// attitude_estimation
module attitude_estimation(
    input clk,
    input reset,
    output SCLK,
    output MOSI,
    input  MISO_G,
    output SS_G,
    input  MISO_A,
    output SS_A,
    output [15:0] gyro_x,
    output [15:0] gyro_y,
    output [15:0] accl_x,
    output [15:0] accl_y,
    output [15:0] accl_z
    );
    wire read_ready;
    wire [7:0] read_data;
    wire TREADY;
    wire TVALID;
    wire [103:0] TDATA;
    spi_master master (.clk(clk),
                       .reset(reset),
                       .read_ready(read_ready),
                       .read_data(read_data),
                       .SCLK(SCLK),
                       .MOSI(MOSI),
                       .MISO_G(MISO_G),
                       .SS_G(SS_G),
                       .MISO_A(MISO_A),
                       .SS_A(SS_A));
    spi_axis_bridge bridge (.clk(clk),
                            .reset(reset),
                            .read_ready(read_ready),
                            .read_data(read_data),
                            .TREADY(TREADY),
                            .TVALID(TVALID),
                            .TDATA(TDATA));
    preprocessor preprocessor (.clk(clk),
                               .reset(reset),
                               .RAW_GYRO_X({TDATA[95:88], TDATA[103:96]}),
                               .RAW_GYRO_Y({TDATA[79:72], TDATA[87:80]}),
                               .RAW_ACCL_X({TDATA[55:48], TDATA[63:56]}),
                               .RAW_ACCL_Y({TDATA[31:24], TDATA[39:32]}),
                               .RAW_ACCL_Z({TDATA[7:0], TDATA[15:8]}),
                               .GYRO_X(gyro_x),
                               .GYRO_Y(gyro_y),
                               .ACCL_X(accl_x),
                               .ACCL_Y(accl_y),
                               .ACCL_Z(accl_z),
                               .TREADY(TREADY),
                               .TVALID(TVALID));
endmodule
clock: 6.19 ns
lec_check: 0
abc_area: 1
cap_margin: 20
core_margin: 2
core_utilization: 72
cts_cluster_diameter: 384
cts_cluster_size: 98
setup_slack_margin: 1.11
slew_margin: 20
run.sh (not shown) runs the stock make flow with config.mk's settings and CLKGATE_MAP_FILE=.
The first run died in 4_1_cts.
Next try:
- ABC_AREA: 1 -> not set
- CTS_CLUSTER_DIAMETER: 384 -> not set
- CTS_CLUSTER_SIZE: 98 -> 51
- PLACE_DENSITY: not set -> 0.35
- SETUP_SLACK_MARGIN: 1.11 -> 1.36
- clock period: 6.19 -> 5.42 ns (I/O delays scaled with it)
What happened: The new run never finished: it broke off in 4_1_cts; synthesized area shrinks by 7.0%; synthesized cell count drops by 24%; die area shrinks by 6.9%.
Next try:
- clock period: 5.42 -> 5.3 ns (I/O delays scaled with it)
The changed run aborted during 4_1_cts, error DPL-0038.
Synthesized cell count is unchanged.
Area after synthesis does not change.
Die area does not change.
Next try:
- CTS_CLUSTER_SIZE: 51 -> not set
- MAX_ROUTING_LAYER: not set -> met4
- SETUP_SLACK_MARGIN: 1.36 -> 3.19
- clock period: 5.3 -> 10.8 ns (I/O delays scaled with it)
Outcome:
- The new run ended with an error in 5_1_grt on GRT-0232
- synthesized cell count is unchanged
- area after synthesis is unchanged
- die size does not change

---

## build 32
Starting RTL as in the previous note.
==> flow/config.mk <==
export PLATFORM = sky130hd
export DESIGN_NAME = attitude_estimation
export DESIGN_NICKNAME = attitude_estimation
export VERILOG_FILES = /design/flow/design.v
export SDC_FILE = /design/flow/constraint.sdc
export NUM_CORES = 4
export LEC_CHECK = 0
export ABC_AREA = 1
export CAP_MARGIN = 15
export CORE_MARGIN = 2
export CORE_UTILIZATION = 72
export CTS_CLUSTER_DIAMETER = 87
export PLACE_DENSITY = 0.36
export SLEW_MARGIN = 20
==> flow/constraint.sdc <==
create_clock -name core_clock -period 11.4 [get_ports {clk}]
set_input_delay 2.2800 -clock core_clock [delete_from_list [all_inputs] [get_ports {clk}]]
set_output_delay 2.2800 -clock core_clock [all_outputs]
set_load 0.01 [all_outputs]
Build 32: done, clean on timing, DRC and antenna
Input changes introduced in build 58 (baseline for comparison: build 32):
diff --git a/flow/config.mk b/flow/config.mk
--- a/flow/config.mk
+++ b/flow/config.mk
@@ -9 +9 @@
-export CAP_MARGIN = 15
+export CAP_MARGIN = 20
@@ -12,2 +12,3 @@
-export CTS_CLUSTER_DIAMETER = 87
-export PLACE_DENSITY = 0.36
+export CTS_CLUSTER_SIZE = 72
+export PLACE_DENSITY_LB_ADDON = 0.01
+export SETUP_SLACK_MARGIN = -0.64
==> flow/constraint.sdc <==
create_clock -name core_clock -period 8.82 [get_ports {clk}]
set_input_delay 1.7640 -clock core_clock [delete_from_list [all_inputs] [get_ports {clk}]]
set_output_delay 1.7640 -clock core_clock [all_outputs]
set_load 0.01 [all_outputs]
## What came out
Build 58: DPL-0038 in clock tree synthesis -> run aborted. The placed wire-length estimate reported for build 58 is greater than that of build 32 by 43%. Taking build 32 as the reference, in build 58 number of placed instances, taps included picked up an extra about 20%, synthesized cell count barely changed. As far as synthesized area goes, build 58 and build 32 are indistinguishable; the numbers are identical. On total die size, build 32 and build 58 are neck and neck. Per the comparison of build 58 with build 32, proportion of register bits with asynchronous set or reset after synthesis held; post-synthesis cell count from yosys ~0 delta; worst slack at placement shows a reduction of 1850 ps; count of flip-flops with a built-in enable after synthesis has remained practically unchanged.
[inputs] build 34 vs build 58
diff --git a/flow/config.mk b/flow/config.mk
--- a/flow/config.mk
+++ b/flow/config.mk
@@ -8 +7,0 @@
-export ABC_AREA = 1
@@ -11,4 +10 @@
-export CORE_UTILIZATION = 72
-export CTS_CLUSTER_SIZE = 72
-export PLACE_DENSITY_LB_ADDON = 0.01
-export SETUP_SLACK_MARGIN = -0.64
+export CORE_UTILIZATION = 10
==> flow/constraint.sdc <==
create_clock -name core_clock -period 22.1 [get_ports {clk}]
set_input_delay 4.4200 -clock core_clock [delete_from_list [all_inputs] [get_ports {clk}]]
set_output_delay 4.4200 -clock core_clock [all_outputs]
set_load 0.01 [all_outputs]
==> comparison <==
No stage failed in build 34, and the final checks on the layout all came back clean. Diff build 58 -> build 34: width of the chip +about 160%, proportion of synthesized area in mux cells went up 3.4 points, post-synthesis cell area decreased about 7%, flop and latch count out of synthesis stayed essentially flat.
What build 87 does differently from build 34 at the input level:
diff --git a/flow/config.mk b/flow/config.mk
--- a/flow/config.mk
+++ b/flow/config.mk
@@ -10 +10,2 @@
-export CORE_UTILIZATION = 10
+export CORE_UTILIZATION = 70
+export PLACE_DENSITY_LB_ADDON = 0.0
==> flow/constraint.sdc <==
create_clock -name core_clock -period 11.0 [get_ports {clk}]
set_input_delay 2.2000 -clock core_clock [delete_from_list [all_inputs] [get_ports {clk}]]
set_output_delay 2.2000 -clock core_clock [all_outputs]
set_load 0.01 [all_outputs]
Results
- Out of build 87 and build 34, the only run to close with the timing, DRC and antenna checks passing was build 34.
- Die: build 87 smaller than build 34
- Compared to build 34, build 87 has clock-buffer cell count 2 lower.
- Per the comparison of build 87 with build 34, worst-case reg-to-reg path depth fell by 2, normalized max-slew margin flat, logic gate share of total power did not really move, largest fanout on the critical path now smaller.
- Build 87 ended up with a lower die boundary height than build 34 did.
- Looking at build 87 and build 34, the total cells reported by yosys after synthesis is a wash.

---

Starting RTL as in the previous note.
Settings: LEC_CHECK=0, ABC_AREA=0, CAP_MARGIN=20, CELL_PAD_IN_SITES_DETAIL_PLACEMENT=2, CORE_ASPECT_RATIO=1.18, CORE_MARGIN=2, CORE_UTILIZATION=41, CTS_CLUSTER_SIZE=82, GPL_ROUTABILITY_DRIVEN=1, GPL_TIMING_DRIVEN=1, HOLD_SLACK_MARGIN=0.22, MAX_ROUTING_LAYER=met4, SLEW_MARGIN=20, TNS_END_PERCENT=40; clock period 10.2 ns.
The starting point failed in detailed placement on DPL-0033.
Then changed:
==> flow/config.mk (replaced) <==
export PLATFORM = sky130hd
export DESIGN_NAME = attitude_estimation
export DESIGN_NICKNAME = attitude_estimation
export VERILOG_FILES = /design/flow/design.v
export SDC_FILE = /design/flow/constraint.sdc
export NUM_CORES = 4
export LEC_CHECK = 0
export CAP_MARGIN = 20
export CORE_MARGIN = 2
export CORE_UTILIZATION = 40
export SLEW_MARGIN = 20
==> flow/constraint.sdc (replaced) <==
create_clock -name core_clock -period 25.0 [get_ports {clk}]
set_input_delay 5.0000 -clock core_clock [delete_from_list [all_inputs] [get_ports {clk}]]
set_output_delay 5.0000 -clock core_clock [all_outputs]
set_load 0.01 [all_outputs]
With this change the flow finished clean.
Synthesized cell count is unchanged.
Area after synthesis does not change.
Die size is higher by 2.5%.

---

== try-nickel ==
Starting RTL as in the previous note.
==> flow/design.v (excerpt) <==
module attitude_estimation(
    input clk,
    input reset,
    output SCLK,
    output MOSI,
    input  MISO_G,
    output SS_G,
    input  MISO_A,
    output SS_A,
    output [15:0] gyro_x,
    output [15:0] gyro_y,
    output [15:0] accl_x,
    output [15:0] accl_y,
    output [15:0] accl_z
    );
Settings: LEC_CHECK=0, CAP_MARGIN=15, CORE_MARGIN=2, CORE_UTILIZATION=72, PLACE_DENSITY=0.36, SLEW_MARGIN=20; clock period 10.8 ns.
try-nickel finished all stages; layout check result: FAIL, due to negative setup slack.
Setup changes, try-nickel to try-pepper
- changing CAP_MARGIN from 15 to 20
- setting MAX_ROUTING_LAYER to met4 for the first time
- setting CTS_CLUSTER_DIAMETER to 291 for the first time
- changing PLACE_DENSITY from 0.36 to 0.66
Notes after the runs:
- try-pepper vs try-nickel, highest metal layer used by the detailed router: met4 vs met5
- Against try-nickel, critical path depth in try-pepper fell by more than 10%.
- Highest clock frequency the design can meet: try-pepper < try-nickel
- Leakage power was higher in try-nickel than in try-pepper.
- [flow] try-pepper | stages: complete | final checks: fail | reason: max-capacitance violations, max-slew violations, negative setup slack
- A critical path capture point of preprocessor.Unit_Delay4_out1[12] is what try-pepper shows, while preprocessor.Unit_Delay3_out1[3] belongs to try-nickel.
- When the final numbers for try-pepper and try-nickel were put side by side, the global routing met1 resource utilization turned out to be greater in try-pepper.
- There was hardly any difference in switching part of the total between try-nickel and try-pepper.
- NOTE number of setup buffers added after CTS try-nickel->try-pepper decreased by a few percent
- Final setup slack of the worst path is lower on try-pepper
- In the flow results for try-pepper and try-nickel, the non-clock buffer count in the final layout is larger on try-nickel.
- Summary of try-pepper over try-nickel: number of filler instances in the final layout lower; switching power higher.
Input changes introduced in try-quartz (baseline for comparison: try-pepper):
- PLACE_DENSITY_LB_ADDON: unset -> 0.0
- CTS_CLUSTER_DIAMETER: 291 -> unset
- SETUP_SLACK_MARGIN: unset -> 3.21
- PLACE_DENSITY: 0.66 -> unset
--- outcome ---
- Status: try-quartz FAILED at global routing (5_1_grt) (tool error)
- try-pepper -> try-quartz: post-synthesis cell count from yosys delta 0, exact match
- Comparing try-quartz against try-pepper, there is no change at all in synthesized cell count.
- try-pepper and try-quartz ended up with roughly the same maximum buffer depth of the clock tree.
- Compared try-quartz against try-pepper; number of nets at floorplan within noise.
- Number of buffers inserted to repair setup after CTS up about 14% in try-quartz wrt try-pepper
- In the tables for try-quartz and try-pepper, clock buffer count from CTS reads lower with try-pepper.
- try-quartz -> try-pepper: vertical die size delta 0, exact match
Changes in try-garnet relative to try-quartz:
- SETUP_SLACK_MARGIN removed (was 3.21)
- CORE_UTILIZATION changed from 72 to 65
- PLACE_DENSITY_LB_ADDON removed (was 0.0)
- The remaining runs in try-quartz and try-garnet completed every stage, whereas try-quartz halted early.
- In try-garnet, the number of buffers added for setup after CTS came out about 50% below the value in try-quartz.
- try-garnet against try-quartz: count of pins on the block boundary has remained practically unchanged; height of the chip picked up an extra about 5%.
Power is estimated from default activity; no workload was simulated.
